**flow/run.sh**
```bash
#!/bin/bash
# the make line also repeats each setting of config.mk as NAME=value (left out here)
make -C /OpenROAD-flow-scripts/flow DESIGN_CONFIG=/design/flow/config.mk WORK_HOME=/design/flow/orfs CLKGATE_MAP_FILE= finish
```
**flow/config.mk**
```make
export PLATFORM = sky130hd
export DESIGN_NAME = computing_core
export DESIGN_NICKNAME = computing_core
export VERILOG_FILES = /design/flow/design.v
export SDC_FILE = /design/flow/constraint.sdc
export NUM_CORES = 4
export LEC_CHECK = 0
export ABC_AREA = 0
export CAP_MARGIN = 0
export CORE_ASPECT_RATIO = 0.82
export CORE_MARGIN = 2
export CORE_UTILIZATION = 66
export CTS_CLUSTER_SIZE = 44
export SETUP_SLACK_MARGIN = 1.8
export SLEW_MARGIN = 20
```
**flow/constraint.sdc**
```tcl
create_clock -name core_clock -period 7.26 [get_ports {clk}]
set_input_delay 1.4520 -clock core_clock [delete_from_list [all_inputs] [get_ports {clk}]]
set_output_delay 1.4520 -clock core_clock [all_outputs]
set_load 0.01 [all_outputs]
```
**flow/design.v**
```verilog
`timescale 1ns / 1ps
module mult_gen_0(
    CLK,
    A,
    B,
    P
);
input              CLK;
input      [7:0]   A;
input      [7:0]   B;
output     [7:0]   P;
reg [7:0]  a_reg;
reg [7:0]  b_reg;
reg [7:0]  p_reg0;
reg [7:0]  p_reg1;
assign P = p_reg1;
always @(posedge CLK) begin
    a_reg  <= A;
    b_reg  <= B;
    p_reg0 <= a_reg * b_reg;
    p_reg1 <= p_reg0;
end
endmodule
`timescale 1ns / 1ps
module pe(
clk, 
rst,
in_data, 
in_weight, 
in_psum,
in_data_update, 
in_weight_update, 
in_psum_update,
out_psum, 
out_psum_vld
    );
parameter WIDTH             = 8;
parameter PIPELINE_STAGE    = 3;
input                               clk;
input                               rst;
input   [WIDTH - 1 : 0]             in_data;
input   [WIDTH - 1 : 0]             in_weight;
input   [WIDTH - 1 : 0]         in_psum;
input                               in_data_update;
input                               in_weight_update;
input                               in_psum_update;
output  [WIDTH - 1 : 0]         out_psum;
output                              out_psum_vld;
reg     [WIDTH - 1 : 0]             in_data_reg;
reg     [WIDTH - 1 : 0]             in_weight_reg;
reg     [WIDTH - 1 : 0]             in_psum_reg;
wire                                in_update;
wire    [WIDTH - 1 : 0]         out_mult;
reg     [WIDTH - 1 : 0]         in_psum_pipeline        [0 : PIPELINE_STAGE - 1];
reg                                 out_psum_vld_pipeline   [0 : PIPELINE_STAGE];
integer i;
mult_gen_0 mult_unit (
  .CLK(clk),   
  .A(in_data_reg),       
  .B(in_weight_reg),       
  .P(out_mult)       
);
assign in_update = (in_data_update | in_weight_update | in_psum_update);
assign out_psum = in_psum_pipeline[PIPELINE_STAGE-1] + out_mult;
assign out_psum_vld = out_psum_vld_pipeline[PIPELINE_STAGE];
always @(posedge clk) begin
    if(rst) begin
        in_data_reg <= 0;
        in_weight_reg <= 0;
        in_psum_reg <= 0;
    end
    else begin
        if(in_data_update) begin
            in_data_reg <= in_data;
        end
        if(in_weight_update) begin
            in_weight_reg <= in_weight;
        end
        if(in_psum_update) begin
            in_psum_reg <= in_psum;
        end
    end
end
always @(posedge clk) begin
    if(rst) begin
        for(i = 0; i <= PIPELINE_STAGE; i = i + 1) begin: zero_init_out_psum_vld
            out_psum_vld_pipeline[i] <= 0;
        end 
    end
    else begin
        out_psum_vld_pipeline[0] <= in_update;
        for(i = 0; i < PIPELINE_STAGE; i = i + 1) begin: pipeline_stage_out_psum_vld
            out_psum_vld_pipeline[i+1] <= out_psum_vld_pipeline[i];
        end 
    end
end
always @(posedge clk) begin
    if(rst) begin
        for(i = 0; i <= PIPELINE_STAGE - 1; i = i + 1) begin: zero_init_in_psum
            in_psum_pipeline[i] <= 0;
        end 
    end
    else begin
        in_psum_pipeline[0] <= in_psum_reg;
        for(i = 0; i < PIPELINE_STAGE - 1; i = i + 1) begin: pipeline_stage_in_psum
            in_psum_pipeline[i+1] <= in_psum_pipeline[i];
        end 
    end
end
endmodule
`timescale 1ns / 1ps
module pmul(
clk,rst,
in_update,
in_data2,
in_data1,
in_data0,
in_weight2,
in_weight1,
in_weight0,
psum,
psum_vld
    );
    parameter WIDTH = 8;
    input clk;
    input rst;
    input [WIDTH-1:0] in_data2;
    input [WIDTH-1:0] in_data1;
    input [WIDTH-1:0] in_data0;
    input [WIDTH-1:0] in_weight2;
    input [WIDTH-1:0] in_weight1;
    input [WIDTH-1:0] in_weight0;
    input wire        in_update;
    output [WIDTH-1:0]psum;
    output            psum_vld;
    wire [2:0] out_psum_vld;
    wire [WIDTH-1:0] out_psum [0:2];
    assign psum = out_psum[2] + out_psum[1] + out_psum[0];
    assign psum_vld = (out_psum_vld == 3'b111);
    pe pe2( .clk(clk), .rst(rst), 
            .in_data(in_data2), .in_weight(in_weight2), .in_psum(0), 
            .in_data_update(in_update), .in_weight_update(in_update), .in_psum_update(in_update), 
            .out_psum(out_psum[2]), .out_psum_vld(out_psum_vld[2]));
    pe pe1( .clk(clk), .rst(rst), 
            .in_data(in_data1), .in_weight(in_weight1), .in_psum(0), 
            .in_data_update(in_update), .in_weight_update(in_update), .in_psum_update(in_update), 
            .out_psum(out_psum[1]), .out_psum_vld(out_psum_vld[1]));
    pe pe0( .clk(clk), .rst(rst), 
            .in_data(in_data0), .in_weight(in_weight0), .in_psum(0), 
            .in_data_update(in_update), .in_weight_update(in_update), .in_psum_update(in_update), 
            .out_psum(out_psum[0]), .out_psum_vld(out_psum_vld[0]));
endmodule
`timescale 1ns / 1ps
module pcore(
    clk,rst,
    in_update,  
    activate2,
    activate1,
    activate0,
    weight2,
    weight1,
    weight0,
    out_psum,
    out_psum_vld
    );
    parameter WIDTH = 8;
    input wire                      clk,rst,in_update;
    input  wire [3*WIDTH-1:0]       activate2;
    input  wire [3*WIDTH-1:0]       activate1;
    input  wire [3*WIDTH-1:0]       activate0;
    input  wire [3*WIDTH-1:0]       weight2;
    input  wire [3*WIDTH-1:0]       weight1;
    input  wire [3*WIDTH-1:0]       weight0;
    output wire [WIDTH-1:0]         out_psum;
    output wire                     out_psum_vld;
    wire        [WIDTH-1:0]         psum[0:2];
    wire        [2:0]               psum_vld;
    assign out_psum = psum[2] + psum[1] + psum[0];
    assign out_psum_vld = psum_vld[2] & psum_vld[1] & psum_vld[0];
    pmul #(.WIDTH(WIDTH))p2(.clk(clk), .rst(rst), 
         .in_update(in_update), 
         .in_data2(activate2[3*WIDTH-1:2*WIDTH]), .in_data1(activate2[2*WIDTH-1:1*WIDTH]), .in_data0(activate2[1*WIDTH-1:0]), 
         .in_weight2(weight2[3*WIDTH-1:2*WIDTH]), .in_weight1(weight2[2*WIDTH-1:1*WIDTH]), .in_weight0(weight2[1*WIDTH-1:0]), 
         .psum(psum[2]), .psum_vld(psum_vld[2]));
    pmul #(.WIDTH(WIDTH))p1(.clk(clk), .rst(rst), 
         .in_update(in_update), 
         .in_data2(activate1[3*WIDTH-1:2*WIDTH]), .in_data1(activate1[2*WIDTH-1:1*WIDTH]), .in_data0(activate1[1*WIDTH-1:0]), 
         .in_weight2(weight1[3*WIDTH-1:2*WIDTH]), .in_weight1(weight1[2*WIDTH-1:1*WIDTH]), .in_weight0(weight1[1*WIDTH-1:0]), 
         .psum(psum[1]), .psum_vld(psum_vld[1]));
    pmul #(.WIDTH(WIDTH))p0(.clk(clk), .rst(rst), 
         .in_update(in_update), 
         .in_data2(activate0[3*WIDTH-1:2*WIDTH]), .in_data1(activate0[2*WIDTH-1:1*WIDTH]), .in_data0(activate0[1*WIDTH-1:0]), 
         .in_weight2(weight0[3*WIDTH-1:2*WIDTH]), .in_weight1(weight0[2*WIDTH-1:1*WIDTH]), .in_weight0(weight0[1*WIDTH-1:0]), 
         .psum(psum[0]), .psum_vld(psum_vld[0]));
endmodule
`timescale 1ns / 1ps
module computing_core(
clk,rst,
load_done,
activate0,
activate1,
activate2,
weight0,
weight1,
weight2,
weight3,
out_psum0,
out_psum1,
out_psum2,
out_psum3,
out_psum_vld
    );
    parameter WIDTH = 8;
    input  wire                 clk,rst,load_done;
    input  wire  [9*WIDTH-1:0]   weight0,weight1,weight2,weight3;
    input  wire [3*WIDTH-1:0]   activate0;
    input  wire [3*WIDTH-1:0]   activate1;
    input  wire [3*WIDTH-1:0]   activate2;
    output wire [WIDTH-1:0]     out_psum0;
    output wire [WIDTH-1:0]     out_psum1;
    output wire [WIDTH-1:0]     out_psum2;
    output wire [WIDTH-1:0]     out_psum3;
    output wire                 out_psum_vld;
    wire [3:0]      psum_vld;
    assign out_psum_vld = psum_vld[0] & psum_vld[1] & psum_vld[2] & psum_vld[3];
    pcore #(.WIDTH(WIDTH))p0(.clk(clk), .rst(rst), .in_update(load_done),
            .activate2(activate0),
            .activate1(activate1),
            .activate0(activate2),
            .weight2({weight0[64+:8], weight0[56+:8], weight0[48+:8]}),
            .weight1({weight0[40+:8], weight0[32+:8], weight0[24+:8]}),
            .weight0({weight0[16+:8], weight0[8+:8],  weight0[0+:8]}),
            .out_psum(out_psum0), .out_psum_vld(psum_vld[0]));
    pcore #(.WIDTH(WIDTH))p1(.clk(clk), .rst(rst), .in_update(load_done),
            .activate2(activate0),
            .activate1(activate1),
            .activate0(activate2),
            .weight2({weight1[64+:8], weight1[56+:8], weight1[48+:8]}),
            .weight1({weight1[40+:8], weight1[32+:8], weight1[24+:8]}),
            .weight0({weight1[16+:8], weight1[8+:8] , weight1[0+:8]}),
            .out_psum(out_psum1), .out_psum_vld(psum_vld[1]));
    pcore #(.WIDTH(WIDTH))p2(.clk(clk), .rst(rst), .in_update(load_done),
            .activate2(activate0),
            .activate1(activate1),
            .activate0(activate2),
            .weight2({weight2[64+:8], weight2[56+:8], weight2[48+:8]}),
            .weight1({weight2[40+:8], weight2[32+:8], weight2[24+:8]}),
            .weight0({weight2[16+:8], weight2[8+:8] , weight2[0+:8]}),
            .out_psum(out_psum2), .out_psum_vld(psum_vld[2]));
    pcore #(.WIDTH(WIDTH))p3(.clk(clk), .rst(rst), .in_update(load_done),
            .activate2(activate0),
            .activate1(activate1),
            .activate0(activate2),
            .weight2({weight3[64+:8], weight3[56+:8], weight3[48+:8]}),
            .weight1({weight3[40+:8], weight3[32+:8], weight3[24+:8]}),
            .weight0({weight3[16+:8], weight3[8+:8] , weight3[0+:8]}),
            .out_psum(out_psum3), .out_psum_vld(psum_vld[3]));
endmodule
```
==> flow_summary.json, run 1 <==
{
  "reg2reg_from": "p1.p2.pe1.mult_unit.a_reg[1]$_DFF_P_",
  "initial_core_util_pct": 66.7,
  "maxCapViolCount": 0,
  "finalSetupViolCount": 0,
  "flop_cell": "dfxtp_1",
  "grt_overflow": 0,
  "synth_adder_area_share_pct": 28.6,
  "cp.depth": 15,
  "cp-startpoint": "p0.p1.pe2.mult_unit.p_reg1[3]$_DFF_P_",
  "fillers": 7180,
  "nets": 8530,
  "wl_per_cell_um": 19.1,
  "gp_congestion": 0.892,
  "tns_ns": 0,
  "power_mw": 19.8,
  "synthTopCellsByArea": "dfxtp_1 38%, fa_1 18%, ha_1 11%",
  "rr_worst_depth": 13,
  "mux_share_pct": 5.20,
  "min_path_type": "reg -> reg",
  "critical_path.top_delay_family": "adder cells",
  "async_flop_share_pct": 0,
  "power_density_nw_per_um2": 250,
  "core_area_um2": 104000,
  "power.internal_mw": 14.0,
  "ir_worst_vdd_v": 0.000249,
  "seq_power_share_pct": 41.2,
  "grt_pass1_vias": 45700,
  "vias": 43500,
  "hpwl_mm": 121,
  "grtUsageTotal_pct": 30.7,
  "grt_max_degree": 121,
  "synth_area_per_cell_um2": 10.5,
  "clock_path_buffers": 3,
  "r2r_end": "p3.p2.pe1.mult_unit.p_reg0[7]$_DFF_P_",
  "maxSlewViolCount": 0,
  "min_period_ns": 6.04,
  "ys_sh_xor_pct": 8.31,
  "dieArea_um2": 108000,
  "ctsHoldBuffers": 0,
  "cp.arrival_ns": 4.58,
  "io_buffers": 395,
  "hold_violations": 0,
  "rsz0062_at_grt": "true",
  "ys_ff": 1300,
  "rrSetupSlack_ns": 2.88,
  "crit_path_end_kind": "output pin",
  "slew_headroom_pct": 23.7,
  "clkLatencyLatePin_ns": 0.74,
  "cts_max_level": 3,
  "hold_start": "p2.p1.pe2.mult_unit.p_reg0[0]$_DFF_P_",
  "path_class": "reg -> out",
  "p_seq_mw": 8.17,
  "crit_top_cell": "fa_1",
  "cts_root_buf": "clkbuf_16",
  "yosysChipArea_um2": 69400,
  "whs_ns": 0.319,
  "yosys.cell_types.count": 20,
  "fin_area_um2": 79200,
  "finalCritPeriodShare_pct": 83.1,
  "path_max_fanout": 2,
  "ys_sh_simple_pct": 12.0,
  "netlist_top_cells_count": "1,300 x dfxtp_1, 1,029 x inv_1, 810 x and2_1",
  "ios": 396,
  "yosys_warnings": 6,
  "cts_made_buffers": 121,
  "post_drt_via_cell_ratio": 5.16,
  "holdPathEnd": "p2.p1.pe2.mult_unit.p_reg1[0]$_DFF_P_",
  "combPwrFrac_pct": 23.7,
  "pg_clk_mw": 6.96,
  "skew_ns": 0.0237,
  "p_leak_nw": 38.7,
  "cts_tree": "built",
  "crit_slowest_cell": "fa_1",
  "hold_depth": 0,
  "worstPathRequired_ns": 5.81,
  "warning_count": 43,
  "crit_buf_inv": 5,
  "drt_iter0_drc": 2586,
  "syn_area_um2": 69400,
  "antenna_left": 0,
  "p_sw_mw": 5.85,
  "path_cells": "inv_2, fa_1, inv_2, fa_1, fa_1, inv_1, fa_1, inv_1, ha_1, a21o_1, a21oi_2, o21bai_1, a21oi_2, xnor2_2, buf_2",
  "syn_nets": 8162,
  "comb_power_mw": 4.70,
  "wirelength_mm": 161,
  "yosys.area.top_type": "dfxtp_1",
  "slowest_delay_ns": 0.55,
  "synth.cellmix.compoundShare_pct": 1.49,
  "clock_power_share_pct": 35.1,
  "drc_errors": 0,
  "synthCells": 6579,
  "worstMarginPinSlew_ns": 1.14,
  "fmax_ghz": 0.166,
  "grt_pass1_wl_mm": 256,
  "cts.sinks": 1300,
  "place_area_um2": 74400,
  "ys_cells": 6579,
  "synth_seq_share_pct": 37.5,
  "die_x_um": 362,
  "row_count": 107,
  "run_status": "complete, no violations",
  "die_h_um": 298,
  "startpoint_type": "flip-flop",
  "path_clk_slew_ns": 0.07,
  "maxPowerGroup": "registers",
  "worstSetupEndpoint": "out_psum0[7]",
  "most_common_cell": "dfxtp_1",
  "yosys.area.top_type_share_pct": 37.5,
  "swShare_pct": 29.5,
  "area_growth_syn_to_layout_pct": 14.1,
  "synth-edff-count": 0,
  "drtPass1Iterations": 5,
  "antenna_found_initial": 18,
  "top_logic_kind": "adder cells"
}
layer usage:
metal,vias up,wire length (µm),GRT usage [%]
met1,21500,74000,43.9
li1,20600,-,-
met3,238,10700,6.08
met4,16,4160,7.97
met2,1095,72300,48.0
met5,-,108,0
timing repair:
| action | CTS | global route |
|---|---|---|
| pin swaps | 33 | 14 |
| buffers inserted | 8 | 2 |
| resized | 159 | 28 |
| endpoints found under the hold margin | 0 | 0 |
| setup endpoints to repair | 24 | 22 |
layout make-up:
class                      instances  area (µm²)  share of cell area [%]
multi-input combinational       4062       38800                    49.1
sequential                      1300       26000                    32.9
timing repair buffer             433        4260                    5.38
inverter                        1029        3860                    4.88
clock buffer                     152        3310                    4.19
tap                             1362        1700                    2.15
clock inverter                    75        1110                    1.41
antenna                           11        27.5                  0.0348
stage by stage:
step,setup WS [ns],std cells,utilization [%]
5_1_grt,1.04,8413,76.1
3_5_place_dp,1.44,8176,71.5
3_3_place_gp,1.45,8176,71.5
2_1_floorplan,2.32,6579,-
6_report,1.22,8424,76.1
4_1_cts,1.23,8411,75.9
==> run 2, diff against run 1 <==
ABC_AREA = 1   (was 0)
CAP_MARGIN = 20   (was 0)
CORE_ASPECT_RATIO = not set   (was 0.82)
CORE_UTILIZATION = 71   (was 66)
CTS_CLUSTER_DIAMETER = 137   (was not set)
CTS_CLUSTER_SIZE = 18   (was 44)
PLACE_DENSITY = 0.83   (was not set)
SETUP_SLACK_MARGIN = -0.3   (was 1.8)
clock period = 4.44 ns   (was 7.26 ns; I/O delays follow)
==> flow_summary.json, run 2 <==
{
  "antenna_left": 0,
  "wirelength_mm": 192,
  "rsz0062_at_grt": "true",
  "worstSetupEndpoint": "out_psum1[7]",
  "yosys.area.top_type_share_pct": 35.1,
  "warning_count": 41,
  "power.internal_mw": 19.1,
  "cp.arrival_ns": 4.56,
  "grt_max_degree": 133,
  "finalCritPeriodShare_pct": 123,
  "pg_clk_mw": 7.34,
  "post_drt_via_cell_ratio": 5.26,
  "area_growth_syn_to_layout_pct": 11.3,
  "crit_path_end_kind": "output pin",
  "async_flop_share_pct": 0,
  "clkLatencyLatePin_ns": 0.70,
  "p_sw_mw": 8.99,
  "synthTopCellsByArea": "dfxtp_1 35%, fa_1 17%, nand2_1 14%",
  "row_count": 118,
  "syn_nets": 10700,
  "ir_worst_vdd_v": 0.000504,
  "synthCells": 9110,
  "combPwrFrac_pct": 26.8,
  "reg2reg_from": "p1.p1.pe1.mult_unit.a_reg[3]$_DFF_P_",
  "seq_power_share_pct": 47.1,
  "maxCapViolCount": 0,
  "ys_sh_xor_pct": 4.39,
  "synth-edff-count": 0,
  "drt_iter0_drc": 4621,
  "p_seq_mw": 13.2,
  "grt_pass1_vias": 58200,
  "cts.sinks": 1300,
  "path_cells": "fa_1, fa_1, fa_1, inv_2, fa_1, inv_2, ha_4, a21oi_4, o21ai_2, nor2_2, inv_1, nand2_1, nand2_2, nand2_2, inv_2, nor2_4, buf_6",
  "swShare_pct": 32.0,
  "finalSetupViolCount": 28,
  "hold_start": "p0.p1.pe1.mult_unit.p_reg0[7]$_DFF_P_",
  "cp.depth": 17,
  "rr_worst_depth": 18,
  "dieArea_um2": 107000,
  "power_density_nw_per_um2": 341,
  "startpoint_type": "flip-flop",
  "crit_slowest_cell": "fa_1",
  "flop_cell": "dfxtp_1",
  "ctsHoldBuffers": 0,
  "ys_ff": 1300,
  "most_common_cell": "nand2_1",
  "grt_pass1_wl_mm": 301,
  "ys_cells": 9110,
  "worstMarginPinSlew_ns": 1.02,
  "cts_max_level": 3,
  "yosys.cell_types.count": 34,
  "run_status": "finished with violations",
  "wl_per_cell_um": 17.7,
  "grt_overflow": 0,
  "ys_sh_simple_pct": 17.2,
  "clock_path_buffers": 3,
  "path_clk_slew_ns": 0.08,
  "hpwl_mm": 148,
  "cts_made_buffers": 82,
  "top_logic_kind": "adder cells",
  "crit_top_cell": "fa_1",
  "core_area_um2": 103000,
  "maxSlewViolCount": 0,
  "skew_ns": 0.0246,
  "power_mw": 28.1,
  "path_max_fanout": 3,
  "vias": 57000,
  "synth_seq_share_pct": 35.1,
  "die_h_um": 327,
  "antenna_found_initial": 25,
  "yosys_warnings": 6,
  "crit_buf_inv": 5,
  "fin_cells": 10800,
  "holdPathEnd": "p0.p1.pe1.mult_unit.p_reg1[7]$_DFF_P_",
  "synth.cellmix.compoundShare_pct": 3.49,
  "netlist_top_cells_count": "2,830 x nand2_1, 2,174 x inv_1, 1,300 x dfxtp_1",
  "comb_power_mw": 7.53,
  "cts_tree": "built",
  "critical_path.top_delay_family": "adder cells",
  "maxPowerGroup": "registers",
  "fillers": 6938,
  "slew_headroom_pct": 32.0,
  "rrSetupSlack_ns": 0.09,
  "cts_root_buf": "clkbuf_16",
  "gp_congestion": 0.956,
  "cp-startpoint": "p1.p2.pe0.mult_unit.p_reg1[4]$_DFF_P_",
  "grtUsageTotal_pct": 36.0,
  "post-place-cells": 10700,
  "syn_area_um2": 74100,
  "so.violations": "setup timing",
  "die_x_um": 327,
  "nets": 11000,
  "fmax_ghz": 0.184,
  "r2r_end": "p2.p1.pe1.mult_unit.p_reg0[7]$_DFF_P_",
  "pre_cts_ws_ns": -0.684,
  "synth_adder_area_share_pct": 26.8,
  "min_path_type": "reg -> reg",
  "hold_depth": 0,
  "ios": 396,
  "drtPass1Iterations": 6,
  "min_period_ns": 5.45,
  "hold_violations": 0,
  "clock_power_share_pct": 26.1,
  "slowest_delay_ns": 0.57,
  "yosys.area.top_type": "dfxtp_1",
  "synth_area_per_cell_um2": 8.13,
  "drc_errors": 0,
  "yosysChipArea_um2": 74100,
  "finalWorstSetupSlack_ns": -1.01,
  "initial_core_util_pct": 71.6,
  "worstPathRequired_ns": 3.55,
  "path_class": "reg -> out",
  "io_buffers": 395,
  "p_leak_nw": 46.8,
  "mux_share_pct": 0
}
run 2: final cells by class:
| cell class | instances | area, µm² | area share [%] |
|---|---|---|---|
| Inverter | 2176 | 8180 | 9.91 |
| Clock buffer | 82 | 2050 | 2.49 |
| Tap cell | 1380 | 1730 | 2.09 |
| Sequential cell | 1300 | 26100 | 31.6 |
| Multi-Input combinational cell | 5324 | 39000 | 47.3 |
| Clock inverter | 8 | 136 | 0.165 |
| Antenna cell | 2 | 5.00 | 0.00607 |
| Timing Repair Buffer | 551 | 5290 | 6.41 |
run 2: what timing repair did:
| action | 4_1_cts | 5_1_grt |
|---|---|---|
| setup buffers | 1 | 5 |
| endpoints found under the setup margin | 24 | 25 |
| cloned | 0 | 0 |
| gates resized | 203 | 86 |
| pin swaps | 64 | 44 |
run 2: per-stage QoR:
stage / TNS [ns] / hold slack, ns / area (µm²) / util [%]
after global placement: -8.89 / 0.311 / 79700 / 77.0
after global routing: -19.40 / 0.326 / 82500 / 79.7
after detailed placement: -9.92 / 0.313 / 79700 / 77.0
final: -16.01 / 0.322 / 82500 / 79.7
after CTS: -15.60 / 0.322 / 82200 / 79.4
after floorplan: 0 / 0.310 / 74100 / -
run 2: per-layer routing:
metal	vias to the layer above	part of all wire, %	global-route usage [%]
li1	27100	-	-
met1	27100	39	45.1
met2	2136	47	60.5
met3	578	8.5	6.85
met4	30	5.5	16.8
met5	-	0.10	0
==> run 3, diff against run 2 <==
ABC_AREA = not set   (was 1)
CELL_PAD_IN_SITES_DETAIL_PLACEMENT = 2   (was not set)
CORE_UTILIZATION = 40   (was 71)
CTS_CLUSTER_DIAMETER = not set   (was 137)
CTS_CLUSTER_SIZE = not set   (was 18)
GPL_ROUTABILITY_DRIVEN = 0   (was not set)
GPL_TIMING_DRIVEN = 0   (was not set)
HOLD_SLACK_MARGIN = 0.02   (was not set)
MAX_ROUTING_LAYER = met5   (was not set)
MIN_ROUTING_LAYER = met2   (was not set)
PLACE_DENSITY = not set   (was 0.83)
SETUP_SLACK_MARGIN = not set   (was -0.3)
clock period = 5.27 ns   (was 4.44 ns; I/O delays follow)
==> flow_summary.json, run 3 <==
{
  "dieArea_um2": 177000,
  "yosys.cell_types.count": 20,
  "yosys.area.top_type_share_pct": 37.5,
  "ys_sh_simple_pct": 12.0,
  "yosys_warnings": 6,
  "flop_cell": "dfxtp_1",
  "synth_adder_area_share_pct": 28.6,
  "most_common_cell": "dfxtp_1",
  "top_logic_kind": "adder cells",
  "yosys.area.top_type": "dfxtp_1",
  "ys_cells": 6579,
  "die_x_um": 420,
  "hpwl_mm": 225,
  "io_buffers": 393,
  "initial_core_util_pct": 40.3,
  "run_status": "did not finish",
  "syn_nets": 8162,
  "die_h_um": 420,
  "synth_area_per_cell_um2": 10.5,
  "synthCells": 6579,
  "synth_seq_share_pct": 37.5,
  "cts_max_level": 4,
  "yosysChipArea_um2": 69400,
  "core_area_um2": 172000,
  "haltStage": "global routing (5_1_grt)",
  "cts_root_buf": "clkbuf_16",
  "cts_made_buffers": 147,
  "cts.sinks": 1300,
  "syn_area_um2": 69400,
  "grtUsageTotal_pct": 77.7,
  "synth.cellmix.compoundShare_pct": 1.49,
  "synth-edff-count": 0,
  "grt_overflow": 291,
  "clock_path_buffers": 3,
  "netlist_top_cells_count": "1,300 x dfxtp_1, 1,029 x inv_1, 810 x and2_1",
  "firstError": "[ERROR GRT-0232] Routing congestion too high. Check the congestion heatmap in the GUI.",
  "ios": 396,
  "mux_share_pct": 5.20,
  "row_count": 152,
  "ys_ff": 1300,
  "ys_sh_xor_pct": 8.31,
  "post-place-cells": 9286,
  "async_flop_share_pct": 0,
  "synthTopCellsByArea": "dfxtp_1 38%, fa_1 18%, ha_1 11%"
}
[run 3: timing repair]
item                                    CTS
endpoints found under the setup margin   29
buffers inserted                         11
pin swaps                                68
hold buffers                              0
gates resized                           266
gates cloned                              0
[run 3: stage by stage]
step / hold WS (ns) / setup WS [ns] / instance area, µm² / setup TNS (ns)
floorplan: 0.310 / 0.731 / 69400 / 0
global placement: 0.310 / -0.483 / 76200 / -4.26
detailed placement: 0.314 / -0.735 / 76300 / -7.48
CTS: 0.321 / -0.977 / 82000 / -12.55
[run 3: per-layer routing]
| layer | overflow | GRT usage, % |
|---|---|---|
| met1 | - | - |
| met2 | 60 | 80.7 |
| met3 | 123 | 80.9 |
| met4 | 66 | 68.8 |
| met5 | 42 | 65.4 |
==> run 4, diff against run 3 <==
ABC_AREA = 1   (was not set)
CAP_MARGIN = 10   (was 20)
CELL_PAD_IN_SITES_DETAIL_PLACEMENT = not set   (was 2)
CORE_UTILIZATION = 72   (was 40)
GPL_ROUTABILITY_DRIVEN = not set   (was 0)
GPL_TIMING_DRIVEN = not set   (was 0)
HOLD_SLACK_MARGIN = not set   (was 0.02)
MAX_ROUTING_LAYER = not set   (was met5)
MIN_ROUTING_LAYER = not set   (was met2)
SETUP_SLACK_MARGIN = -0.37   (was not set)
clock period = 6.43 ns   (was 5.27 ns; I/O delays follow)
==> flow_summary.json, run 4 <==
{
  "hpwl_mm": 142,
  "post_drt_via_cell_ratio": 5.25,
  "post-route-util_pct": 81.6,
  "cp-startpoint": "p0.p2.pe0.mult_unit.p_reg1[1]$_DFF_P_",
  "core_area_um2": 102000,
  "critical_path.top_delay_family": "adder cells",
  "io_buffers": 395,
  "fin_area_um2": 83100,
  "path_max_fanout": 3,
  "seq_power_share_pct": 43.5,
  "crit_buf_inv": 4,
  "cp.depth": 13,
  "cts_made_buffers": 134,
  "clock_path_buffers": 3,
  "place_area_um2": 78600,
  "worstSetupEndpoint": "out_psum0[6]",
  "crit_slowest_cell": "clkdlybuf4s50_1",
  "dieArea_um2": 105000,
  "yosysChipArea_um2": 74100,
  "yosys_warnings": 6,
  "rr_worst_depth": 18,
  "grt_max_degree": 175,
  "slew_headroom_pct": 25.8,
  "cp.arrival_ns": 5.31,
  "clock_power_share_pct": 37.3,
  "skew_ns": 0.0202,
  "pg_clk_mw": 7.88,
  "finalWorstSetupSlack_ns": -0.166,
  "path_cells": "fa_1, fa_1, inv_1, fa_1, fa_1, inv_1, ha_1, inv_1, fa_1, o21ai_0, a21oi_1, xnor2_1, clkdlybuf4s50_1",
  "cts_tree": "built",
  "slowest_delay_ns": 0.61,
  "ir_worst_vdd_v": 0.000491,
  "so.violations": "setup timing",
  "grtUsageTotal_pct": 36.7,
  "hold_start": "p2.p1.pe2.mult_unit.p_reg0[7]$_DFF_P_",
  "maxPowerGroup": "registers",
  "ys_sh_xor_pct": 4.39,
  "ctsHoldBuffers": 0,
  "rrSetupSlack_ns": 1.75,
  "synthCells": 9110,
  "grt_overflow": 0,
  "finalSetupViolCount": 2,
  "ys_cells": 9110,
  "flop_cell": "dfxtp_1",
  "min_period_ns": 6.60,
  "drtPass1Iterations": 8,
  "postCtsSetupRepairBufs": 0,
  "grt_pass1_vias": 58500,
  "startpoint_type": "flip-flop",
  "wl_per_cell_um": 17.5,
  "cts_max_level": 4,
  "drc_errors": 0,
  "most_common_cell": "nand2_1",
  "ys_sh_simple_pct": 17.2,
  "synth_adder_area_share_pct": 26.8,
  "grt_pass1_wl_mm": 303,
  "syn_area_um2": 74100,
  "yosys.area.top_type": "dfxtp_1",
  "crit_path_end_kind": "output pin",
  "p_seq_mw": 9.18,
  "drt_iter0_drc": 3926,
  "antenna_left": 0,
  "yosys.cell_types.count": 34,
  "min_path_type": "reg -> reg",
  "die_h_um": 325,
  "power_density_nw_per_um2": 254,
  "vias": 56900,
  "fmax_ghz": 0.152,
  "nets": 11000,
  "ios": 396,
  "initial_core_util_pct": 72.7,
  "hold_violations": 0,
  "gp_congestion": 0.939,
  "worstPathRequired_ns": 5.14,
  "synth_area_per_cell_um2": 8.13,
  "yosys.area.top_type_share_pct": 35.1,
  "synth-edff-count": 0,
  "power.internal_mw": 14.9,
  "crit_top_cell": "fa_1",
  "async_flop_share_pct": 0,
  "cts_root_buf": "clkbuf_16",
  "clkLatencyLatePin_ns": 0.77,
  "hold_depth": 0,
  "path_clk_slew_ns": 0.06,
  "p_sw_mw": 6.20,
  "synth.cellmix.compoundShare_pct": 3.49,
  "maxSlewViolCount": 0,
  "r2r_end": "p1.p1.pe2.mult_unit.p_reg0[7]$_DFF_P_",
  "netlist_top_cells_count": "2,830 x nand2_1, 2,174 x inv_1, 1,300 x dfxtp_1",
  "warning_count": 49,
  "power_mw": 21.1,
  "combPwrFrac_pct": 19.2,
  "path_class": "reg -> out",
  "comb_power_mw": 4.06,
  "holdPathEnd": "p2.p1.pe2.mult_unit.p_reg1[7]$_DFF_P_",
  "wirelength_mm": 190,
  "cts_resized": 0,
  "area_growth_syn_to_layout_pct": 12.2,
  "reg2reg_from": "p3.p1.pe2.mult_unit.a_reg[1]$_DFF_P_",
  "synthTopCellsByArea": "dfxtp_1 35%, fa_1 17%, nand2_1 14%",
  "finalCritPeriodShare_pct": 103,
  "antenna_found_initial": 29,
  "ys_ff": 1300,
  "swShare_pct": 29.4,
  "cts.sinks": 1300,
  "p_leak_nw": 47.2,
  "run_status": "finished with violations",
  "maxCapViolCount": 0,
  "die_x_um": 325,
  "row_count": 117,
  "top_logic_kind": "adder cells",
  "worstMarginPinSlew_ns": 1.11,
  "mux_share_pct": 0,
  "syn_nets": 10700,
  "synth_seq_share_pct": 35.1
}
==> run 4: through the flow <==
stage                     worst slack [ns]  cells  TNS, ns  hold WS, ns
after floorplan                       1.66   9110        0        0.310
final                               -0.166  10800   -0.185        0.321
after global routing                -0.349  10800   -0.945        0.329
after global placement               0.816  10600        0        0.312
after detailed placement             0.781  10600        0        0.312
after CTS                           -0.211  10800   -0.212        0.321
==> run 4: layer usage <==
metal  track usage [%]  wire length [µm]  vias up
met5                 0               169        -
met4              18.8             10500       26
li1                  -                 -    27100
met2              60.7             89000     2017
met3              8.02             15500      564
met1              45.2             74400    27200
==> run 4: cell type report <==
type                            instances  area (µm²)
Clock inverter                         48         559
Antenna cell                            5        12.5
Timing Repair Buffer                  434        4290
Sequential cell                      1300       26000
Fill cell                            6750       18800
Tap cell                             1368        1710
Inverter                             2176        8180
Multi-Input combinational cell       5324       38400
Clock buffer                          189        3890
==> run 5, diff against run 4 <==
ABC_AREA = 0   (was 1)
CAP_MARGIN = 20   (was 10)
CELL_PAD_IN_SITES_GLOBAL_PLACEMENT = 2   (was not set)
CORE_MARGIN = 5   (was 2)
CORE_UTILIZATION = 45   (was 72)
CTS_CLUSTER_SIZE = 65   (was not set)
GPL_ROUTABILITY_DRIVEN = 1   (was not set)
MAX_ROUTING_LAYER = met4   (was not set)
PLACE_DENSITY_LB_ADDON = 0.02   (was not set)
SETUP_SLACK_MARGIN = not set   (was -0.37)
SLEW_MARGIN = 15   (was 20)
TNS_END_PERCENT = 5   (was not set)
clock period = 6.54 ns   (was 6.43 ns; I/O delays follow)
==> flow_summary.json, run 5 <==
{
  "post_drt_via_cell_ratio": 4.60,
  "cp.arrival_ns": 5.08,
  "maxPowerGroup": "registers",
  "io_buffers": 395,
  "drc_errors": 0,
  "rrSetupSlack_ns": 2.23,
  "nets": 8567,
  "slew_headroom_pct": 31.1,
  "core_area_um2": 154000,
  "area_growth_syn_to_layout_pct": 16.0,
  "row_count": 144,
  "cts_max_level": 4,
  "crit_buf_inv": 3,
  "gp_congestion": 0.852,
  "holdPathEnd": "p2.p0.pe1.mult_unit.p_reg1[7]$_DFF_P_",
  "startpoint_type": "flip-flop",
  "maxSlewViolCount": 0,
  "path_max_fanout": 2,
  "dieArea_um2": 162000,
  "grt_overflow": 0,
  "rr_worst_depth": 12,
  "clock_path_buffers": 3,
  "maxCapViolCount": 0,
  "path_clk_slew_ns": 0.06,
  "most_common_cell": "dfxtp_1",
  "rsz0062_at_grt": "true",
  "comb_power_mw": 5.21,
  "grt_pass1_vias": 45400,
  "ys_sh_simple_pct": 12.0,
  "synth.cellmix.compoundShare_pct": 1.49,
  "slowest_delay_ns": 0.61,
  "crit_path_end_kind": "output pin",
  "p_seq_mw": 9.05,
  "vias": 42100,
  "syn_nets": 8162,
  "post-route-util_pct": 52.4,
  "r2r_end": "p0.p1.pe0.mult_unit.p_reg0[7]$_DFF_P_",
  "antenna_found_initial": 37,
  "ys_ff": 1300,
  "grt_max_degree": 133,
  "grtUsageTotal_pct": 22.6,
  "yosys.cell_types.count": 20,
  "yosys_warnings": 6,
  "hold_violations": 0,
  "fin_area_um2": 80500,
  "finalSetupViolCount": 0,
  "swShare_pct": 30.0,
  "critical_path.top_delay_family": "adder cells",
  "path_cells": "fa_1, fa_1, fa_1, inv_1, fa_1, inv_1, ha_1, a21o_1, a21oi_1, o21bai_1, a21oi_1, xnor2_2, clkdlybuf4s50_1",
  "cts_made_buffers": 145,
  "place_area_um2": 75400,
  "reg2reg_from": "p1.p1.pe0.mult_unit.a_reg[1]$_DFF_P_",
  "flop_cell": "dfxtp_1",
  "yosys.area.top_type": "dfxtp_1",
  "power_density_nw_per_um2": 283,
  "cp.depth": 13,
  "cp-startpoint": "p3.p2.pe0.mult_unit.p_reg1[2]$_DFF_P_",
  "hold_start": "p2.p0.pe1.mult_unit.p_reg0[7]$_DFF_P_",
  "ys_cells": 6579,
  "path_class": "reg -> out",
  "p_leak_nw": 39.1,
  "die_h_um": 403,
  "ys_sh_xor_pct": 8.31,
  "grt_pass1_wl_mm": 273,
  "pg_clk_mw": 8.49,
  "min_period_ns": 6.38,
  "synthTopCellsByArea": "dfxtp_1 38%, fa_1 18%, ha_1 11%",
  "p_sw_mw": 6.84,
  "cts.sinks": 1300,
  "ir_worst_vdd_v": 0.000311,
  "min_path_type": "reg -> reg",
  "finalCritPeriodShare_pct": 97.6,
  "pre_cts_ws_ns": 0.760,
  "skew_ns": 0.0227,
  "syn_area_um2": 69400,
  "crit_slowest_cell": "clkdlybuf4s50_1",
  "combPwrFrac_pct": 22.9,
  "die_x_um": 403,
  "yosys.area.top_type_share_pct": 37.5,
  "worstSetupEndpoint": "out_psum3[7]",
  "power.internal_mw": 15.9,
  "antenna_left": 0,
  "cts_root_buf": "clkbuf_16",
  "wl_per_cell_um": 19.2,
  "yosysChipArea_um2": 69400,
  "top_logic_kind": "adder cells",
  "initial_core_util_pct": 45.1,
  "synth_adder_area_share_pct": 28.6,
  "mux_share_pct": 5.20,
  "seq_power_share_pct": 39.8,
  "hpwl_mm": 136,
  "netlist_top_cells_count": "1,300 x dfxtp_1, 1,029 x inv_1, 810 x and2_1",
  "ios": 396,
  "synth_area_per_cell_um2": 10.5,
  "wirelength_mm": 175,
  "fillers": 13900,
  "fmax_ghz": 0.157,
  "cts_tree": "built",
  "power_mw": 22.8,
  "async_flop_share_pct": 0,
  "worstMarginPinSlew_ns": 1.03,
  "clock_power_share_pct": 37.3,
  "fin_cells": 9151,
  "run_status": "complete, no violations",
  "hold_depth": 0,
  "post-place-cells": 8881,
  "synth_seq_share_pct": 37.5,
  "drt_iter0_drc": 1830,
  "finalWorstSetupSlack_ns": 0.156,
  "warning_count": 37,
  "crit_top_cell": "fa_1",
  "drtPass1Iterations": 5,
  "clkLatencyLatePin_ns": 0.77,
  "worstPathRequired_ns": 5.23,
  "synthCells": 6579,
  "synth-edff-count": 0
}
-- run 5: cell type report --
cell class,instances,area (µm²),area share [%]
clock buffer,188,4020,5.00
tap,2044,2560,3.18
clock inverter,75,1010,1.26
inverter,1029,3860,4.80
antenna,7,17.5,0.0218
timing repair buffer,446,4400,5.47
multi-input combinational,4062,38600,47.9
sequential,1300,26000,32.3
-- run 5: repair_timing --
item,CTS,global route
setup endpoints to repair,2,6
setup buffers,0,0
pin swaps,0,0
hold buffers,0,0
resized,3,7
-- run 5: through the flow --
stage	setup TNS, ns	hold WS [ns]
after floorplan	0	0.310
after global placement	0	0.311
after detailed placement	0	0.312
after CTS	0	0.317
after global routing	-0.109	0.326
final	0	0.311
-- run 5: layer usage --
metal  GRT usage (%)  share of wire (%)  vias to the layer above
met5               -                  0                        -
met4            6.55                2.7                        0
met3            3.42                3.5                      215
met2            35.8                 46                      629
met1            30.3                 47                    20500
li1                -                  -                    20700
==> run 6, diff against run 5 <==
ABC_AREA = 1   (was 0)
CELL_PAD_IN_SITES_GLOBAL_PLACEMENT = not set   (was 2)
CORE_MARGIN = 2   (was 5)
CORE_UTILIZATION = 71   (was 45)
CTS_CLUSTER_DIAMETER = 330   (was not set)
CTS_CLUSTER_SIZE = 18   (was 65)
GPL_ROUTABILITY_DRIVEN = not set   (was 1)
MAX_ROUTING_LAYER = not set   (was met4)
PLACE_DENSITY_LB_ADDON = not set   (was 0.02)
SETUP_SLACK_MARGIN = -0.3   (was not set)
SLEW_MARGIN = 20   (was 15)
TNS_END_PERCENT = not set   (was 5)
clock period = 3.47 ns   (was 6.54 ns; I/O delays follow)
==> flow_summary.json, run 6 <==
{
  "flop_cell": "dfxtp_1",
  "cts.sinks": 1300,
  "drc_errors": 0,
  "ctsHoldBuffers": 0,
  "crit_buf_inv": 7,
  "power_density_nw_per_um2": 419,
  "critical_path.top_delay_family": "adder cells",
  "top_logic_kind": "adder cells",
  "rr_worst_depth": 20,
  "yosys.area.top_type": "dfxtp_1",
  "skew_ns": 0.0264,
  "most_common_cell": "nand2_1",
  "drtPass1Iterations": 7,
  "clkLatencyLatePin_ns": 0.69,
  "path_class": "reg -> out",
  "maxPowerGroup": "registers",
  "cp.arrival_ns": 4.59,
  "synth_adder_area_share_pct": 26.8,
  "finalCritPeriodShare_pct": 152,
  "slew_headroom_pct": 40.4,
  "grt_max_degree": 113,
  "path_max_fanout": 2,
  "finalSetupViolCount": 80,
  "fmax_ghz": 0.189,
  "hold_violations": 0,
  "mi_logic_area_um2": 40800,
  "path_clk_slew_ns": 0.08,
  "drt_iter0_drc": 4515,
  "ys_ff": 1300,
  "worstPathRequired_ns": 2.78,
  "path_cells": "inv_2, fa_1, fa_1, inv_2, fa_1, inv_2, fa_1, inv_2, ha_4, nand2_2, inv_2, nand4_1, nand3_2, xor2_2, inv_1, nand2_1, nand2_2, buf_6",
  "yosysChipArea_um2": 74100,
  "synth_seq_share_pct": 35.1,
  "tns_ns": -43.89,
  "ys_cells": 9110,
  "min_path_type": "reg -> reg",
  "maxCapViolCount": 0,
  "wl_per_cell_um": 18.1,
  "fin_area_um2": 88900,
  "holdPathEnd": "p3.p1.pe2.mult_unit.p_reg1[7]$_DFF_P_",
  "cp.depth": 18,
  "comb_power_mw": 11.1,
  "warning_count": 40,
  "async_flop_share_pct": 0,
  "core_area_um2": 103000,
  "place_area_um2": 83800,
  "fillers": 5826,
  "crit_slowest_cell": "fa_1",
  "crit_top_cell": "inv_2",
  "synth_area_per_cell_um2": 8.13,
  "synth.cellmix.compoundShare_pct": 3.49,
  "ys_sh_simple_pct": 17.2,
  "grt_overflow": 0,
  "power_mw": 37.2,
  "netlist_top_cells_count": "2,830 x nand2_1, 2,174 x inv_1, 1,300 x dfxtp_1",
  "finalWorstSetupSlack_ns": -1.81,
  "min_period_ns": 5.28,
  "startpoint_type": "flip-flop",
  "worstSetupEndpoint": "out_psum3[7]",
  "synthCells": 9110,
  "ios": 396,
  "rsz0062_at_grt": "true",
  "pg_clk_mw": 9.35,
  "ir_worst_vdd_v": 0.000633,
  "grt_pass1_vias": 60700,
  "io_buffers": 395,
  "pre_cts_ws_ns": -1.46,
  "yosys.cell_types.count": 34,
  "area_growth_syn_to_layout_pct": 20.0,
  "wirelength_mm": 206,
  "initial_core_util_pct": 71.6,
  "worstMarginPinSlew_ns": 0.895,
  "post_drt_via_cell_ratio": 5.27,
  "p_seq_mw": 16.8,
  "slowest_delay_ns": 0.57,
  "reg2reg_from": "p2.p0.pe1.mult_unit.a_reg[3]$_DFF_P_",
  "grtUsageTotal_pct": 37.4,
  "r2r_end": "p1.p0.pe1.mult_unit.p_reg0[7]$_DFF_P_",
  "antenna_left": 0,
  "cts_max_level": 3,
  "grt_pass1_wl_mm": 314,
  "rrSetupSlack_ns": -0.50,
  "run_status": "finished with violations",
  "dieArea_um2": 107000,
  "power.internal_mw": 25.3,
  "p_leak_nw": 49.7,
  "gp_congestion": 0.937,
  "yosys_warnings": 6,
  "p_sw_mw": 11.9,
  "mux_share_pct": 0,
  "clock_path_buffers": 3,
  "hpwl_mm": 155,
  "combPwrFrac_pct": 29.9,
  "swShare_pct": 32.0,
  "hold_start": "p3.p1.pe2.mult_unit.p_reg0[7]$_DFF_P_",
  "antenna_found_initial": 22,
  "maxSlewViolCount": 0,
  "cts_root_buf": "clkbuf_16",
  "yosys.area.top_type_share_pct": 35.1,
  "syn_nets": 10700,
  "seq_power_share_pct": 45.0,
  "nets": 11500,
  "cts_made_buffers": 82,
  "synthTopCellsByArea": "dfxtp_1 35%, fa_1 17%, nand2_1 14%",
  "cts_tree": "built",
  "so.violations": "setup timing",
  "hold_depth": 0,
  "crit_path_end_kind": "output pin",
  "die_x_um": 327,
  "syn_area_um2": 74100,
  "cp-startpoint": "p3.p0.pe2.mult_unit.p_reg1[5]$_DFF_P_",
  "vias": 59800,
  "clock_power_share_pct": 25.1,
  "ys_sh_xor_pct": 4.39,
  "row_count": 118,
  "die_h_um": 327,
  "synth-edff-count": 0,
  "regArea_um2": 26200
}
[run 6: through the flow]
stage	hold WS, ns	instances	util, %
floorplan	0.310	9110	-
global placement	0.311	11200	81.0
detailed placement	0.312	11200	81.0
CTS	0.320	11300	84.1
global route	0.329	11400	85.8
finish	0.325	11400	85.9
[run 6: per-layer routing]
metal  GRT usage (%)  share of wire [%]  vias to the layer above
met3            6.73                7.7                      655
met1            46.4                 38                    28700
li1                -                  -                    28200
met4            18.0                5.8                       18
met5               0              0.058                        -
met2            63.3                 48                     2281
[run 6: area by class of cell]
| type | count | area share [%] |
|---|---|---|
| multi-input combinational | 5324 | 45.9 |
| timing repair buffer | 1082 | 11.0 |
| antenna | 9 | 0.0253 |
| clock buffer | 85 | 2.39 |
| inverter | 2176 | 9.20 |
| tap | 1380 | 1.94 |
| clock inverter | 3 | 0.0380 |
| sequential | 1300 | 29.5 |
[run 6: what timing repair did]
action,in CTS,in global routing
setup endpoints to repair,67,68
hold endpoints to repair,0,0
cloned,0,2
setup buffers,32,108
gates resized,392,527
pin swaps,146,374
==> run 7, diff against run 6 <==
CORE_UTILIZATION = 72   (was 71)
CTS_CLUSTER_DIAMETER = 302   (was 330)
CTS_CLUSTER_SIZE = 14   (was 18)
HOLD_SLACK_MARGIN = 0.29   (was not set)
PLACE_DENSITY = 0.79   (was not set)
SETUP_SLACK_MARGIN = not set   (was -0.3)
clock period = 5.2 ns   (was 3.47 ns; I/O delays follow)
==> flow_summary.json, run 7 <==
{
  "synthTopCellsByArea": "dfxtp_1 35%, fa_1 17%, nand2_1 14%",
  "yosys.area.top_type": "dfxtp_1",
  "startpoint_type": "flip-flop",
  "rrSetupSlack_ns": 0.73,
  "warning_count": 50,
  "maxPowerGroup": "registers",
  "grt_pass1_vias": 58100,
  "ys_ff": 1300,
  "path_class": "reg -> out",
  "post_drt_via_cell_ratio": 5.27,
  "netlist_top_cells_count": "2,830 x nand2_1, 2,174 x inv_1, 1,300 x dfxtp_1",
  "worstSetupEndpoint": "out_psum1[7]",
  "yosys.area.top_type_share_pct": 35.1,
  "critical_path.top_delay_family": "adder cells",
  "comb_power_mw": 6.19,
  "use_met2_pct": 60.7,
  "grt_pass1_wl_mm": 302,
  "hold_violations": 0,
  "cp.arrival_ns": 4.50,
  "combPwrFrac_pct": 25.2,
  "power_density_nw_per_um2": 298,
  "reg2reg_from": "p1.p1.pe1.mult_unit.a_reg[2]$_DFF_P_",
  "regArea_um2": 26000,
  "cts_root_buf": "clkbuf_16",
  "grt_max_degree": 159,
  "clock_path_buffers": 3,
  "tns_ns": -2.11,
  "die_h_um": 325,
  "antenna_found_initial": 18,
  "syn_nets": 10700,
  "wirelength_mm": 190,
  "hold_depth": 0,
  "synth_area_per_cell_um2": 8.13,
  "yosys_warnings": 6,
  "most_common_cell": "nand2_1",
  "ys_cells": 9110,
  "power.internal_mw": 16.9,
  "min_path_type": "reg -> reg",
  "path_clk_slew_ns": 0.09,
  "wl_per_cell_um": 17.6,
  "core_area_um2": 102000,
  "p_sw_mw": 7.66,
  "seq_power_share_pct": 46.1,
  "worstMarginPinSlew_ns": 1.12,
  "synth_adder_area_share_pct": 26.8,
  "synthCells": 9110,
  "antenna_left": 0,
  "top_logic_kind": "adder cells",
  "crit_path_end_kind": "output pin",
  "p_seq_mw": 11.3,
  "path_cells": "inv_1, fa_1, fa_1, inv_2, fa_1, inv_1, fa_1, inv_2, ha_4, nand2_4, nor3_4, nor2_4, inv_2, nand2_2, nand2_2, nor2_2, nor2_2, buf_6, buf_6",
  "fin_cells": 10800,
  "ys_sh_xor_pct": 4.39,
  "hold_start": "p3.p2.pe0.mult_unit.p_reg0[7]$_DFF_P_",
  "finalSetupViolCount": 16,
  "so.violations": "setup timing",
  "post-place-cells": 10600,
  "path_max_fanout": 2,
  "min_period_ns": 5.54,
  "clock_power_share_pct": 28.7,
  "flop_cell": "dfxtp_1",
  "clkLatencyLatePin_ns": 0.73,
  "io_buffers": 395,
  "r2r_end": "p2.p1.pe1.mult_unit.p_reg0[7]$_DFF_P_",
  "use_met1_pct": 46.5,
  "synth_seq_share_pct": 35.1,
  "grt_overflow": 0,
  "rr_worst_depth": 18,
  "die_x_um": 325,
  "ys_sh_simple_pct": 17.2,
  "cts_tree": "built",
  "holdPathEnd": "p3.p2.pe0.mult_unit.p_reg1[7]$_DFF_P_",
  "cts.sinks": 1300,
  "crit_buf_inv": 7,
  "mi_logic_area_um2": 39000,
  "rsz0062_at_grt": "true",
  "row_count": 117,
  "busiest_layer": "met2",
  "crit_slowest_cell": "fa_1",
  "nets": 11000,
  "post-route-util_pct": 80.8,
  "slowest_delay_ns": 0.56,
  "fillers": 6894,
  "dieArea_um2": 105000,
  "cts_max_level": 3,
  "mux_share_pct": 0,
  "synth.cellmix.compoundShare_pct": 3.49,
  "run_status": "finished with violations",
  "pg_clk_mw": 7.05,
  "drc_errors": 0,
  "swShare_pct": 31.2,
  "cts_made_buffers": 102,
  "drtPass1Iterations": 6,
  "grtUsageMet3_pct": 6.08,
  "gp_congestion": 0.923,
  "synth-edff-count": 0,
  "cp.depth": 19,
  "power_mw": 24.6,
  "finalCritPeriodShare_pct": 107,
  "finalWorstSetupSlack_ns": -0.342,
  "slew_headroom_pct": 25.4,
  "grtUsageTotal_pct": 36.4,
  "hpwl_mm": 145,
  "worstPathRequired_ns": 4.16,
  "ir_worst_vdd_v": 0.000600,
  "ios": 396,
  "drt_iter0_drc": 4214,
  "async_flop_share_pct": 0,
  "maxSlewViolCount": 0,
  "cp-startpoint": "p1.p0.pe1.mult_unit.p_reg1[5]$_DFF_P_",
  "initial_core_util_pct": 72.7,
  "vias": 56700,
  "maxCapViolCount": 0,
  "yosysChipArea_um2": 74100,
  "crit_top_cell": "fa_1",
  "p_leak_nw": 46.7,
  "yosys.cell_types.count": 34,
  "area_growth_syn_to_layout_pct": 11.2,
  "fmax_ghz": 0.180,
  "syn_area_um2": 74100,
  "skew_ns": 0.0279
}
-- run 7: routing by layer --
| metal | share of wire [%] | wire length [µm] | vias to the layer above |
|---|---|---|---|
| li1 | - | - | 27000 |
| met1 | 40 | 75700 | 27200 |
| met4 | 4.9 | 9310 | 26 |
| met3 | 7.8 | 14700 | 537 |
| met2 | 47 | 89700 | 2011 |
| met5 | 0.10 | 193 | - |
-- run 7: timing repair --
| item | CTS | global route |
|---|---|---|
| hold buffers | 0 | 0 |
| resized | 173 | 86 |
| setup buffers | 5 | 2 |
| endpoints found under the setup margin | 21 | 21 |
| pin swaps | 55 | 57 |
-- run 7: area by class of cell --
class	count	share of cell area [%]
Clock inverter	6	0.109
Tap cell	1368	2.08
Clock buffer	104	3.15
Antenna cell	5	0.0152
Multi-Input combinational cell	5324	47.3
Inverter	2176	9.93
Timing Repair Buffer	487	5.78
Sequential cell	1300	31.6
-- run 7: per-stage QoR --
step | cell area (µm²) | worst slack [ns] | hold slack (ns)
final | 82300 | -0.342 | 0.313
after global routing | 82300 | -0.524 | 0.328
after CTS | 82000 | -0.368 | 0.318
after detailed placement | 79000 | -0.187 | 0.312
after global placement | 79000 | -0.118 | 0.310
after floorplan | 74100 | 0.673 | 0.310
==> run 8, diff against run 7 <==
CAP_MARGIN = 0   (was 20)
CORE_ASPECT_RATIO = 1.05   (was not set)
CORE_UTILIZATION = 65   (was 72)
CTS_CLUSTER_DIAMETER = 340   (was 302)
CTS_CLUSTER_SIZE = 10   (was 14)
GPL_ROUTABILITY_DRIVEN = 1   (was not set)
GPL_TIMING_DRIVEN = 0   (was not set)
HOLD_SLACK_MARGIN = not set   (was 0.29)
MAX_ROUTING_LAYER = met4   (was not set)
PLACE_DENSITY = not set   (was 0.79)
PLACE_DENSITY_LB_ADDON = 0.18   (was not set)
SLEW_MARGIN = 5   (was 20)
clock period = 6.5 ns   (was 5.2 ns; I/O delays follow)
==> flow_summary.json, run 8 <==
{
  "ys_ff": 1300,
  "combPwrFrac_pct": 23.1,
  "grt_pass1_vias": 58300,
  "wl_per_cell_um": 20.0,
  "clock_power_share_pct": 34.5,
  "skew_ns": 0.0228,
  "cp-startpoint": "p0.p2.pe0.mult_unit.p_reg1[2]$_DFF_P_",
  "path_max_fanout": 3,
  "slew_headroom_pct": 3.05,
  "fillers": 8577,
  "crit_buf_inv": 4,
  "post_drt_via_cell_ratio": 5.25,
  "crit_path_end_kind": "output pin",
  "pg_clk_mw": 7.26,
  "critical_path.top_delay_family": "adder cells",
  "place_area_um2": 79900,
  "syn_nets": 10700,
  "startpoint_type": "flip-flop",
  "path_cells": "fa_2, fa_1, inv_1, fa_1, fa_1, inv_1, ha_1, inv_1, fa_1, xnor2_2, clkdlybuf4s50_1",
  "core_area_um2": 113000,
  "hpwl_mm": 175,
  "maxCapViolCount": 0,
  "min_path_type": "reg -> reg",
  "drc_errors": 0,
  "reg2reg_from": "p1.p1.pe0.mult_unit.a_reg[0]$_DFF_P_",
  "synth_adder_area_share_pct": 26.8,
  "rr_worst_depth": 22,
  "hold_start": "p0.p0.pe1.mult_unit.p_reg0[5]$_DFF_P_",
  "ys_sh_xor_pct": 4.39,
  "cts_max_level": 4,
  "wirelength_mm": 222,
  "path_class": "reg -> out",
  "yosys.cell_types.count": 34,
  "die_x_um": 333,
  "power_mw": 21.0,
  "synthTopCellsByArea": "dfxtp_1 35%, fa_1 17%, nand2_1 14%",
  "comb_power_mw": 4.87,
  "fmax_ghz": 0.155,
  "synth-edff-count": 0,
  "cts_made_buffers": 147,
  "flop_cell": "dfxtp_1",
  "area_growth_syn_to_layout_pct": 13.5,
  "min_period_ns": 6.43,
  "clkLatencyLatePin_ns": 0.79,
  "drt_iter0_drc": 4837,
  "cts_tree": "built",
  "synth_seq_share_pct": 35.1,
  "synth_area_per_cell_um2": 8.13,
  "mux_share_pct": 0,
  "worstPathRequired_ns": 5.20,
  "hold_depth": 0,
  "swShare_pct": 31.1,
  "top_logic_kind": "adder cells",
  "cp.arrival_ns": 5.13,
  "yosys.area.top_type_share_pct": 35.1,
  "slowest_delay_ns": 0.62,
  "grt_pass1_wl_mm": 332,
  "dieArea_um2": 117000,
  "antenna_found_initial": 19,
  "netlist_top_cells_count": "2,830 x nand2_1, 2,174 x inv_1, 1,300 x dfxtp_1",
  "finalCritPeriodShare_pct": 99.0,
  "path_clk_slew_ns": 0.05,
  "yosysChipArea_um2": 74100,
  "synthCells": 9110,
  "synth.cellmix.compoundShare_pct": 3.49,
  "cp.depth": 11,
  "ys_cells": 9110,
  "grtUsageTotal_pct": 39.5,
  "p_leak_nw": 47.8,
  "postCtsSetupRepairBufs": 0,
  "p_sw_mw": 6.55,
  "antenna_left": 0,
  "yosys_warnings": 6,
  "hold_violations": 0,
  "worstSetupEndpoint": "out_psum0[4]",
  "whs_ns": 0.316,
  "maxPowerGroup": "registers",
  "nets": 11200,
  "cts_root_buf": "clkbuf_16",
  "ctsHoldBuffers": 0,
  "fin_area_um2": 84000,
  "rrSetupSlack_ns": 1.62,
  "p_seq_mw": 8.91,
  "warning_count": 27,
  "grt_max_degree": 17,
  "holdPathEnd": "p0.p0.pe1.mult_unit.p_reg1[5]$_DFF_P_",
  "clock_path_buffers": 3,
  "finalSetupViolCount": 0,
  "die_h_um": 350,
  "power.internal_mw": 14.5,
  "io_buffers": 393,
  "tns_ns": 0,
  "run_status": "complete, no violations",
  "grt_overflow": 0,
  "row_count": 126,
  "crit_slowest_cell": "fa_1",
  "cts.sinks": 1300,
  "ys_sh_simple_pct": 17.2,
  "syn_area_um2": 74100,
  "r2r_end": "p1.p1.pe0.mult_unit.p_reg0[7]$_DFF_P_",
  "vias": 58500,
  "initial_core_util_pct": 65.7,
  "regArea_um2": 26000,
  "ios": 396,
  "worstMarginPinSlew_ns": 1.45,
  "gp_congestion": 0.990,
  "power_density_nw_per_um2": 250,
  "crit_top_cell": "fa_1",
  "async_flop_share_pct": 0,
  "mi_logic_area_um2": 38600,
  "drtPass1Iterations": 10,
  "yosys.area.top_type": "dfxtp_1",
  "most_common_cell": "nand2_1",
  "seq_power_share_pct": 42.3,
  "ir_worst_vdd_v": 0.000301,
  "maxSlewViolCount": 0
}
==> run 8: layer usage <==
metal	track usage, %	vias to the layer above	share of wire [%]
met4	23.3	0	6.9
met2	61.2	2454	45
met3	6.10	548	8.7
li1	-	27600	-
met5	-	-	0
met1	49.4	27900	40
==> run 8: timing repair <==
action	CTS	global route
pin swaps	5	6
endpoints found under the setup margin	11	9
resized	33	15
==> run 8: cell type report <==
type,instances,share of cell area [%]
multi-input cells,5324,45.9
flip-flops and latches,1300,31.0
inverters,2176,9.72
repair buffers,396,4.76
clock buffers,152,4.53
well taps,1472,2.19
plain buffers,310,1.76
clock inverters,9,0.156
diodes,2,0.00595
==> run 8: per-stage QoR <==
stage	setup WS, ns	cells	util, %
after floorplan	1.71	9110	-
after global placement	0.290	11000	70.8
after detailed placement	0.317	11000	70.9
after CTS	0.0000173	11100	74.5
after global routing	-0.0581	11100	74.6
final	0.0677	11100	74.6
==> run 9, diff against run 8 <==
ABC_AREA = 0   (was 1)
CAP_MARGIN = 15   (was 0)
CELL_PAD_IN_SITES_DETAIL_PLACEMENT = 0   (was not set)
CORE_ASPECT_RATIO = 0.85   (was 1.05)
CORE_MARGIN = 9   (was 2)
CORE_UTILIZATION = 38   (was 65)
CTS_CLUSTER_DIAMETER = 319   (was 340)
CTS_CLUSTER_SIZE = 26   (was 10)
GPL_ROUTABILITY_DRIVEN = not set   (was 1)
GPL_TIMING_DRIVEN = not set   (was 0)
PLACE_DENSITY_LB_ADDON = 0.14   (was 0.18)
SLEW_MARGIN = 15   (was 5)
clock period = 7.26 ns   (was 6.5 ns; I/O delays follow)
==> flow_summary.json, run 9 <==
{
  "run_status": "complete, no violations",
  "area_growth_syn_to_layout_pct": 11.2,
  "cts_resized": 0,
  "crit_top_cell": "fa_1",
  "path_class": "reg -> out",
  "swShare_pct": 31.7,
  "regArea_um2": 26000,
  "slowest_delay_ns": 0.65,
  "mi_logic_area_um2": 38600,
  "synth_area_per_cell_um2": 10.5,
  "yosys_warnings": 6,
  "pre_cts_ws_ns": 1.36,
  "cts_max_level": 2,
  "top_layer_used": "met4",
  "grt_overflow": 0,
  "antenna_left": 0,
  "die_h_um": 412,
  "most_common_cell": "dfxtp_1",
  "worstMarginPinSlew_ns": 1.08,
  "cts_root_buf": "clkbuf_16",
  "path_max_fanout": 2,
  "io_buffers": 395,
  "core_area_um2": 181000,
  "wl_per_cell_um": 19.3,
  "met1_length_mm": 87.7,
  "drtPass1Iterations": 5,
  "grt_pass1_wl_mm": 278,
  "ys_cells": 6579,
  "synth-edff-count": 0,
  "slew_headroom_pct": 27.6,
  "cp-startpoint": "p0.p2.pe0.mult_unit.p_reg1[2]$_DFF_P_",
  "syn_area_um2": 69400,
  "clkLatencyLatePin_ns": 0.72,
  "postCtsSetupRepairBufs": 0,
  "path_cells": "fa_1, fa_1, inv_1, fa_1, fa_1, inv_1, ha_1, inv_1, fa_1, inv_1, a21o_1, a21oi_1, xnor2_1, clkdlybuf4s50_1",
  "synthTopCellsByArea": "dfxtp_1 38%, fa_1 18%, ha_1 11%",
  "critical_path.top_delay_family": "adder cells",
  "finalCritPeriodShare_pct": 90.6,
  "row_count": 144,
  "fmax_ghz": 0.152,
  "finalSetupViolCount": 0,
  "die_x_um": 481,
  "yosys.area.top_type_share_pct": 37.5,
  "p_sw_mw": 5.21,
  "drt_iter0_drc": 1735,
  "clock_power_share_pct": 22.4,
  "grtUsageTotal_pct": 18.7,
  "vias": 41500,
  "power.internal_mw": 11.2,
  "tns_ns": 0,
  "ctsHoldBuffers": 0,
  "netlist_top_cells_count": "1,300 x dfxtp_1, 1,029 x inv_1, 810 x and2_1",
  "clock_path_buffers": 3,
  "antenna_found_initial": 18,
  "holdPathEnd": "p0.p2.pe0.mult_unit.p_reg1[7]$_DFF_P_",
  "worstPathRequired_ns": 5.81,
  "top_logic_kind": "adder cells",
  "drc_errors": 0,
  "yosysChipArea_um2": 69400,
  "post_drt_via_cell_ratio": 4.47,
  "skew_ns": 0.0191,
  "dr_wl_met3_mm": 4.82,
  "cts_tree": "built",
  "hold_start": "p0.p2.pe0.mult_unit.p_reg0[7]$_DFF_P_",
  "startpoint_type": "flip-flop",
  "dr_wl_met2_mm": 83.3,
  "p_seq_mw": 8.17,
  "finalWorstSetupSlack_ns": 0.683,
  "p_leak_nw": 37.1,
  "warning_count": 42,
  "rsz0062_at_grt": "false",
  "synth_seq_share_pct": 37.5,
  "yosys.area.top_type": "dfxtp_1",
  "mux_share_pct": 5.20,
  "hpwl_mm": 140,
  "synthCells": 6579,
  "min_period_ns": 6.58,
  "maxPowerGroup": "registers",
  "pg_clk_mw": 3.68,
  "r2r_end": "p0.p1.pe0.mult_unit.p_reg0[7]$_DFF_P_",
  "async_flop_share_pct": 0,
  "path_clk_slew_ns": 0.11,
  "maxSlewViolCount": 0,
  "yosys.cell_types.count": 20,
  "maxCapViolCount": 0,
  "nets": 8456,
  "cp.arrival_ns": 5.13,
  "fillers": 17500,
  "ir_worst_vdd_v": 0.000225,
  "wirelength_mm": 180,
  "initial_core_util_pct": 38.3,
  "rrSetupSlack_ns": 2.98,
  "min_path_type": "reg -> reg",
  "crit_path_end_kind": "output pin",
  "ys_sh_simple_pct": 12.0,
  "syn_nets": 8162,
  "ys_ff": 1300,
  "cp.depth": 14,
  "crit_slowest_cell": "clkdlybuf4s50_1",
  "cts.sinks": 1300,
  "reg2reg_from": "p1.p1.pe0.mult_unit.a_reg[3]$_DFF_P_",
  "gp_congestion": 0.838,
  "power_density_nw_per_um2": 213,
  "combPwrFrac_pct": 27.8,
  "crit_buf_inv": 5,
  "ios": 396,
  "hold_violations": 0,
  "hold_depth": 0,
  "cts_made_buffers": 55,
  "grt_max_degree": 134,
  "synth_adder_area_share_pct": 28.6,
  "synth.cellmix.compoundShare_pct": 1.49,
  "seq_power_share_pct": 49.7,
  "grt_pass1_vias": 44500,
  "rr_worst_depth": 12,
  "ys_sh_xor_pct": 8.31,
  "comb_power_mw": 4.57,
  "worstSetupEndpoint": "out_psum0[6]",
  "dieArea_um2": 198000,
  "flop_cell": "dfxtp_1"
}
[run 9: per-layer routing]
metal	vias to the layer above	track usage, %
met3	145	1.71
met2	510	30.1
met1	20500	25.9
met5	-	-
met4	0	4.05
li1	20400	-
[run 9: final cells by class]
class / instances / area share [%]
multi-input cells: 4062 / 50.0
flip-flops and latches: 1300 / 33.7
repair buffers: 425 / 5.51
inverters: 1029 / 5.01
well taps: 2409 / 3.91
clock buffers: 57 / 1.85
diodes: 6 / 0.0195
[run 9: per-stage QoR]
stage               std cells  utilization (%)  area (µm²)  power [mW]  hold WS [ns]
floorplan                6579                -       69400        10.7         0.310
global placement         9225             41.8       75700        13.0         0.310
detailed placement       9225             41.8       75700        13.0         0.312
CTS                      9282             42.6       77100        16.8         0.327
global route             9284             42.6       77100        17.3         0.335
finish                   9288             42.6       77200        16.4         0.325
No activity file was given, so power comes from the tool's default toggle rates.
